==> onyx <==
==> flow/design.v <==
module detect_module 
(
    CLK, RSTn,
	 RX_Pin_In,
	 H2L_Sig
);
    input CLK;
	 input RSTn;
	 input RX_Pin_In;
	 output H2L_Sig;
	 reg H2L_F1;
	 reg H2L_F2;
	 always @ ( posedge CLK or negedge RSTn )
	     if( !RSTn )
		      begin
				    H2L_F1 <= 1'b1;
					 H2L_F2 <= 1'b1;
				end
		  else
		      begin
				    H2L_F1 <= RX_Pin_In;
					 H2L_F2 <= H2L_F1;
				end
	assign H2L_Sig = H2L_F2 & !H2L_F1;
endmodule
module rx_bps_module
(
    CLK, RSTn,
	 Count_Sig, 
	 BPS_CLK
);
    input CLK;
	 input RSTn;
	 input Count_Sig;
	 output BPS_CLK;
	 reg [12:0]Count_BPS;
	 always @ ( posedge CLK or negedge RSTn )
	    if( !RSTn )
		     Count_BPS <= 13'd0;
		 else if( Count_BPS == 13'd5207 )
		     Count_BPS <= 13'd0;
		 else if( Count_Sig )
		     Count_BPS <= Count_BPS + 1'b1;
		 else
		     Count_BPS <= 13'd0;
    assign BPS_CLK = ( Count_BPS == 12'd2604 ) ? 1'b1 : 1'b0;
endmodule
module rx_control_module
(
    CLK, RSTn,
	 H2L_Sig, RX_Pin_In, BPS_CLK, RX_En_Sig,
    Count_Sig, RX_Data, RX_Done_Sig
);
    input CLK;
	 input RSTn;
	 input H2L_Sig;
	 input RX_En_Sig;
	 input RX_Pin_In;
	 input BPS_CLK;
	 output Count_Sig;
	 output [7:0]RX_Data;
	 output RX_Done_Sig;
	 reg [3:0]i;
	 reg [7:0]rData;
	 reg isCount;
	 reg isDone;
	 always @ ( posedge CLK or negedge RSTn )
	     if( !RSTn )
		      begin 
		          i <= 4'd0;
					 rData <= 8'd0;
					 isCount <= 1'b0;
					 isDone <= 1'b0;	 
				end
		  else if( RX_En_Sig )
		      case ( i )
			       4'd0 :
					 if( H2L_Sig ) begin i <= i + 1'b1; isCount <= 1'b1; end
					 4'd1 : 
					 if( BPS_CLK ) begin i <= i + 1'b1; end
					 4'd2, 4'd3, 4'd4, 4'd5, 4'd6, 4'd7, 4'd8, 4'd9 :
					 if( BPS_CLK ) begin i <= i + 1'b1; rData[ i - 2 ] <= RX_Pin_In; end
					 4'd10 :
					 if( BPS_CLK ) begin i <= i + 1'b1; end
					 4'd11 :
					 if( BPS_CLK ) begin i <= i + 1'b1; end
					 4'd12 :
					 begin i <= i + 1'b1; isDone <= 1'b1; isCount <= 1'b0; end
					 4'd13 :
					 begin i <= 4'd0; isDone <= 1'b0; end
				endcase
	 assign Count_Sig = isCount;
	 assign RX_Data = rData;
	 assign RX_Done_Sig = isDone;
endmodule
module rx_module
(
    CLK, RSTn,
    RX_Pin_In, RX_En_Sig,
	 RX_Done_Sig, RX_Data
);
    input CLK;
	 input RSTn;
	 input RX_Pin_In;
	 input RX_En_Sig;
	 output [7:0]RX_Data;
	 output RX_Done_Sig;
	 wire H2L_Sig;
	 detect_module U1
	 (
	     .CLK( CLK ),
		  .RSTn( RSTn ),
		  .RX_Pin_In( RX_Pin_In ),     
		  .H2L_Sig( H2L_Sig )          
	 );
	 wire BPS_CLK;
	 rx_bps_module U2
	 (
	     .CLK( CLK ),
		  .RSTn( RSTn ),
		  .Count_Sig( Count_Sig ),    
		  .BPS_CLK( BPS_CLK )         
	 );
	 wire Count_Sig;
	 rx_control_module U3
	 (
	     .CLK( CLK ),
		  .RSTn( RSTn ),
		  .H2L_Sig( H2L_Sig ),       
		  .RX_En_Sig( RX_En_Sig ),   
		  .RX_Pin_In( RX_Pin_In ),   
		  .BPS_CLK( BPS_CLK ),       
		  .Count_Sig( Count_Sig ),     
		  .RX_Data( RX_Data ),         
		  .RX_Done_Sig( RX_Done_Sig )  
	 );
endmodule
module control_module
(
    CLK, RSTn,
	RX_Done_Sig,
	RX_Data,
	RX_En_Sig,
	RX_Data_Out,
	RX_Valid_Out
);
    input CLK;
	input RSTn;
	input RX_Done_Sig;
	input [7:0]RX_Data;
	output RX_En_Sig;
	output [7:0]RX_Data_Out;
	output RX_Valid_Out;
	reg [7:0]rData_0;
	reg isEn;
	reg isValid;
    always @ ( posedge CLK or negedge RSTn )
	    if( !RSTn )
		    begin rData_0 <= 8'd0; isEn <= 1'b0; isValid <= 1'b0; end
		else if( RX_Done_Sig )     
		    begin rData_0 <= RX_Data; isEn <= 1'b0; isValid <= 1'b1; end
		else begin isEn <= 1'b1; isValid <= 1'b0; end
	assign RX_Data_Out  = rData_0 ;
	assign RX_En_Sig = isEn;
	assign RX_Valid_Out = isValid;
endmodule
module rx_module_demo
(
    CLK, RSTn,
	RX_Pin_In,
	RX_Data_Out,
	RX_Valid_Out
);
    input CLK;
	input RSTn;
	input RX_Pin_In;
    output [7:0]RX_Data_Out;
    output RX_Valid_Out;
	wire RX_Done_Sig;
	wire [7:0]RX_Data;
	rx_module U1
	(
	    .CLK( CLK ),
		.RSTn( RSTn ),
		.RX_Pin_In( RX_Pin_In ),    
		.RX_En_Sig( RX_En_Sig ),    
		.RX_Done_Sig( RX_Done_Sig ),   
		.RX_Data( RX_Data )            
	);
	wire RX_En_Sig;
	wire [7:0]Output_Data;
	wire Output_Valid;
	control_module U2
	(
	    .CLK( CLK ),
	    .RSTn( RSTn ),
		.RX_Done_Sig( RX_Done_Sig ),   
		.RX_Data( RX_Data ),           
		.RX_En_Sig( RX_En_Sig ),       
		.RX_Data_Out( Output_Data ),   
		.RX_Valid_Out( Output_Valid )  
	);
	 assign RX_Data_Out = Output_Data;
	 assign RX_Valid_Out = Output_Valid;
endmodule
module data_pro
(
	input clk,
	input rstn,
	input [7:0] data_in,
	input data_valid,
	output [15:0] delay_set_a, 
	output [15:0] delay_set_b,
	output [15:0] delay_set_c, 
	output [15:0] delay_set_d,
	output [15:0] duty_cycle,
	output [15:0] sub_clk_feq,
	output [15:0] sub_clk_scl
);
	reg [7:0] funct;
	reg [15:0] data;
	reg [1:0] state;
	reg update;
	reg [15:0] delay_set_a_reg;
	reg [15:0] delay_set_b_reg;
	reg [15:0] delay_set_c_reg;
	reg [15:0] delay_set_d_reg;
	reg [15:0] duty_cycle_reg;
	reg [15:0] sub_clk_feq_reg;
	reg [15:0] sub_clk_scl_reg;
	always @(posedge clk or negedge rstn) begin		 
		if (!rstn) begin
			funct <= 8'd0;
			data <= 15'd0;
			state <= 2'd0;
			update <= 1'b0;
		end
		else if (data_valid) begin
			case (state)							 
				2'd0: begin					 
					funct <= data_in;
					state <= state + 1;
					update <= 1'b0;
				end
				2'd1: begin					 
					data[15:8] <= data_in;
					state <= state +1;
					update <= 1'b0;
				end
				2'd2: begin 					 
					data[7:0] <= data_in;
					state <= 2'd0;
					update <= 1'b1;
				end
				default: begin
					funct <= 8'd0;
					data[15:0] <= 15'd0;
					state <= 2'd0;
					update <= 1'b0;
				end
			endcase
		end
		else begin
			update <= 1'b0;
		end
	end
	always @(posedge clk or negedge rstn) begin		 
		if (!rstn) begin
			delay_set_a_reg <= 15'd0;				 
			delay_set_b_reg <= 15'd10;
			delay_set_c_reg <= 15'd20;
			delay_set_d_reg <= 15'd30;
			duty_cycle_reg <= 15'd5;
			sub_clk_scl_reg <= 15'd1000;
			sub_clk_feq_reg <= 15'd10;
		end
		else if (update) begin
			case (funct)
				8'd65: delay_set_a_reg <= data;
				8'd66: delay_set_b_reg <= data;
				8'd67: delay_set_c_reg <= data;
				8'd68: delay_set_d_reg <= data;
				8'd69: duty_cycle_reg <= data;
				8'd70: if (data != 16'd0) sub_clk_feq_reg <= data;	 
				8'd83: if (data != 16'd0) sub_clk_scl_reg <= data;
				8'd0: ;
				default: ;
			endcase
		end
	end
	assign delay_set_a = delay_set_a_reg;
	assign delay_set_b = delay_set_b_reg;
	assign delay_set_c = delay_set_c_reg;
	assign delay_set_d = delay_set_d_reg;
	assign duty_cycle = duty_cycle_reg;
	assign sub_clk_feq = sub_clk_feq_reg;
	assign sub_clk_scl = sub_clk_scl_reg;
endmodule
module ch_output_module
(
	input clk,
	input rstn,
	input [15:0] sub_clk_feq,
	input [15:0] sub_clk_scl,
	input [15:0] duty_cycle,
	input [15:0] delay_set,
	output ch_output
);
	reg ch_output_reg;
	reg [15:0] sub_clk_count;
	reg [15:0] subsub_clk_count;
	reg [15:0] subsub_count;
	wire [15:0] sub_clk_sum;
	wire [15:0] subsub_clk_sum;
	assign sub_clk_sum = 50000000 / sub_clk_feq;
	assign subsub_clk_sum = 50000000 / sub_clk_scl;
	always @(posedge clk or negedge rstn) begin 
		if (!rstn) begin
			ch_output_reg <= 0;
			sub_clk_count <= 0;
			subsub_clk_count <=0;
			subsub_count <= 0;
		end else if (sub_clk_count >= sub_clk_sum) begin
			sub_clk_count <= 0;
			subsub_clk_count <= 0;
			subsub_count <=0;
			if (delay_set == 0) begin 
				ch_output_reg <= 1;
			end else begin
				ch_output_reg <= 0;
			end
		end else if (subsub_clk_count >= subsub_clk_sum) begin
			subsub_clk_count <= 0;
			subsub_count <= subsub_count + 1;
			if ( (subsub_count < delay_set - 1) & (delay_set != 0) ) begin
				ch_output_reg <= 0;
			end else if (subsub_count < (delay_set + duty_cycle - 1) ) begin 
				ch_output_reg <= 1;
			end else if (subsub_count >= (delay_set + duty_cycle - 1) ) begin 
				ch_output_reg <= 0;
			end
		end else begin
			sub_clk_count <= sub_clk_count + 1;
			subsub_clk_count <= subsub_clk_count + 1;
		end
	end
	assign ch_output = ch_output_reg;
endmodule
module abcd_output
(
	input clk,						 
	input rstn,
	input rx_pin_in,
	output ch_a_output, ch_b_output, ch_c_output, ch_d_output
);
	wire [7:0] rx_data_out;			 
	wire rx_valid;					 
	wire [15:0] delay_set_a;		 
	wire [15:0] delay_set_b;
	wire [15:0] delay_set_c;
	wire [15:0] delay_set_d;		
	wire [15:0] duty_cycle;			 
	wire [15:0] sub_clk_feq;
	wire [15:0] sub_clk_scl;
	rx_module_demo u1				 
	(
		.CLK(clk),
		.RSTn(rstn),
		.RX_Pin_In(rx_pin_in),		 
		.RX_Data_Out(rx_data_out),	 
		.RX_Valid_Out(rx_valid)
	);
	data_pro u2						 
	(
		.clk(clk),
		.rstn(rstn),
		.data_in(rx_data_out),		 
		.data_valid(rx_valid),
		.delay_set_a(delay_set_a),	 
		.delay_set_b(delay_set_b),
		.delay_set_c(delay_set_c),
		.delay_set_d(delay_set_d),
		.duty_cycle(duty_cycle),	 
		.sub_clk_feq(sub_clk_feq),	 
		.sub_clk_scl(sub_clk_scl)	 
	);
	ch_output_module u_a
	(
		.clk(clk),
		.sub_clk_feq(sub_clk_feq),
		.sub_clk_scl(sub_clk_scl),
		.rstn(rstn),
		.delay_set(delay_set_a),
		.duty_cycle(duty_cycle),
		.ch_output(ch_a_output)
	);
	ch_output_module u_b
	(
		.clk(clk),
		.sub_clk_feq(sub_clk_feq),
		.sub_clk_scl(sub_clk_scl),
		.rstn(rstn),
		.delay_set(delay_set_b),
		.duty_cycle(duty_cycle),
		.ch_output(ch_b_output)
	);
	ch_output_module u_c
	(
		.clk(clk),
		.sub_clk_feq(sub_clk_feq),
		.sub_clk_scl(sub_clk_scl),
		.rstn(rstn),
		.delay_set(delay_set_c),
		.duty_cycle(duty_cycle),
		.ch_output(ch_c_output)
	);
	ch_output_module u_d
	(
		.clk(clk),
		.sub_clk_feq(sub_clk_feq),
		.sub_clk_scl(sub_clk_scl),
		.rstn(rstn),
		.delay_set(delay_set_d),
		.duty_cycle(duty_cycle),
		.ch_output(ch_d_output)
	);
endmodule
==> flow/run.sh <==
#!/bin/bash
# the make line also repeats each setting of config.mk as NAME=value (left out here)
make -C /OpenROAD-flow-scripts/flow DESIGN_CONFIG=/design/flow/config.mk WORK_HOME=/design/flow/orfs CLKGATE_MAP_FILE= finish
==> flow/config.mk <==
export PLATFORM = sky130hd
export DESIGN_NAME = abcd_output
export DESIGN_NICKNAME = abcd_output
export VERILOG_FILES = /design/flow/design.v
export SDC_FILE = /design/flow/constraint.sdc
export NUM_CORES = 4
export LEC_CHECK = 0
export CAP_MARGIN = 10
export CELL_PAD_IN_SITES_DETAIL_PLACEMENT = 2
export CELL_PAD_IN_SITES_GLOBAL_PLACEMENT = 2
export CORE_MARGIN = 10
export CORE_UTILIZATION = 25
export CTS_CLUSTER_DIAMETER = 321
export HOLD_SLACK_MARGIN = 0.27
export MIN_ROUTING_LAYER = met2
export SETUP_SLACK_MARGIN = 5.0
export SLEW_MARGIN = 5
export TNS_END_PERCENT = 5
==> flow/constraint.sdc <==
create_clock -name core_clock -period 118.0 [get_ports {clk}]
set_input_delay 23.6000 -clock core_clock [delete_from_list [all_inputs] [get_ports {clk}]]
set_output_delay 23.6000 -clock core_clock [all_outputs]
set_load 0.01 [all_outputs]
==> inputs of juniper, as changes to onyx <==
Settings changed: ABC_AREA from default to 1, CAP_MARGIN 10 to 20, CELL_PAD_IN_SITES_DETAIL_PLACEMENT 2 to default, CELL_PAD_IN_SITES_GLOBAL_PLACEMENT 2 to default, CORE_MARGIN 10 to 2, CORE_UTILIZATION 25 to 72, CTS_CLUSTER_DIAMETER 321 to default, HOLD_SLACK_MARGIN 0.27 to default, MIN_ROUTING_LAYER met2 to default, SETUP_SLACK_MARGIN 5.0 to default, SLEW_MARGIN 5 to 20, TNS_END_PERCENT 5 to default.
==> flow/constraint.sdc (replaced) <==
create_clock -name core_clock -period 151.0 [get_ports {clk}]
set_input_delay 30.2000 -clock core_clock [delete_from_list [all_inputs] [get_ports {clk}]]
set_output_delay 30.2000 -clock core_clock [all_outputs]
set_load 0.01 [all_outputs]
==> inputs of indigo, as changes to onyx <==
Settings changed: CELL_PAD_IN_SITES_DETAIL_PLACEMENT 2 to default, CELL_PAD_IN_SITES_GLOBAL_PLACEMENT 2 to 3, CORE_MARGIN 10 to 2, CORE_UTILIZATION 25 to 40, CTS_CLUSTER_DIAMETER 321 to default, HOLD_SLACK_MARGIN 0.27 to default, MIN_ROUTING_LAYER met2 to default, SETUP_SLACK_MARGIN 5.0 to default, SLEW_MARGIN 5 to 20, TNS_END_PERCENT 5 to default.
==> flow/constraint.sdc (replaced) <==
create_clock -name core_clock -period 110.0 [get_ports {clk}]
set_input_delay 22.0000 -clock core_clock [delete_from_list [all_inputs] [get_ports {clk}]]
set_output_delay 22.0000 -clock core_clock [all_outputs]
set_load 0.01 [all_outputs]
==> inputs of tundra, as changes to onyx <==
Settings changed: ABC_AREA from default to 1, CAP_MARGIN 10 to 20, CELL_PAD_IN_SITES_DETAIL_PLACEMENT 2 to default, CELL_PAD_IN_SITES_GLOBAL_PLACEMENT 2 to default, CORE_MARGIN 10 to 2, CORE_UTILIZATION 25 to 70, CTS_CLUSTER_DIAMETER 321 to default, CTS_CLUSTER_SIZE from default to 99, HOLD_SLACK_MARGIN 0.27 to default, MIN_ROUTING_LAYER met2 to default, SETUP_SLACK_MARGIN 5.0 to default, SLEW_MARGIN 5 to 20, TNS_END_PERCENT 5 to default.
==> flow/constraint.sdc (replaced) <==
create_clock -name core_clock -period 69.4 [get_ports {clk}]
set_input_delay 13.8800 -clock core_clock [delete_from_list [all_inputs] [get_ports {clk}]]
set_output_delay 13.8800 -clock core_clock [all_outputs]
set_load 0.01 [all_outputs]
==> comparison <==
tundra finished but failed the layout checks on capacitance limit, slew limit. onyx finished clean. indigo ran to the end with no violations. juniper completed without violations. Non-clock buffer count: juniper < indigo < onyx < tundra. Against indigo, the synthesized cell count of juniper is larger by about 18%. Clock skew, highest first: juniper, onyx, indigo, tundra. In onyx the via count is larger than in indigo, by about 46%. Hold slack: tundra > juniper > onyx > indigo.

---

==> maple <==
// abcd_output: RTL as listed in full above, without the edits since
clock: 77.2 ns
lec_check: 0
cap_margin: 20
core_margin: 2
core_utilization: 68
slew_margin: 20
run.sh (not shown) runs the stock make flow with config.mk's settings and CLKGATE_MAP_FILE=.
==> harbor: changes against maple <==
--- a/flow/config.mk
+++ b/flow/config.mk
@@ -9,3 +9,3 @@
 export CORE_MARGIN = 2
-export CORE_UTILIZATION = 68
+export CORE_UTILIZATION = 40
 export SLEW_MARGIN = 20
==> flow/constraint.sdc (replaced) <==
create_clock -name core_clock -period 104.0 [get_ports {clk}]
set_input_delay 20.8000 -clock core_clock [delete_from_list [all_inputs] [get_ports {clk}]]
set_output_delay 20.8000 -clock core_clock [all_outputs]
set_load 0.01 [all_outputs]
==> out/metrics.yaml <==
outcome: "finished with violations"
so_faults: "max-capacitance violations, max-slew violations, negative setup slack"
finalSetupViolations: 74
worst_slack_ns: -0.2748
tns_ns: -10.49
max_cap_viol_count: 1
report.final.slew_viol_count: 2
The numbers above come from maple.

==> out/metrics.yaml <==
outcome: "no timing/DRC/antenna violations"
startpoint_type: "register"
tns_ns: 0
logic_family: "AND-OR/OR-AND gates"
max_cap_viol_count: 0
worst_slack_ns: 8.374
finish.utilization: 0.4278
buf_share: 0.01122
The numbers above come from harbor.

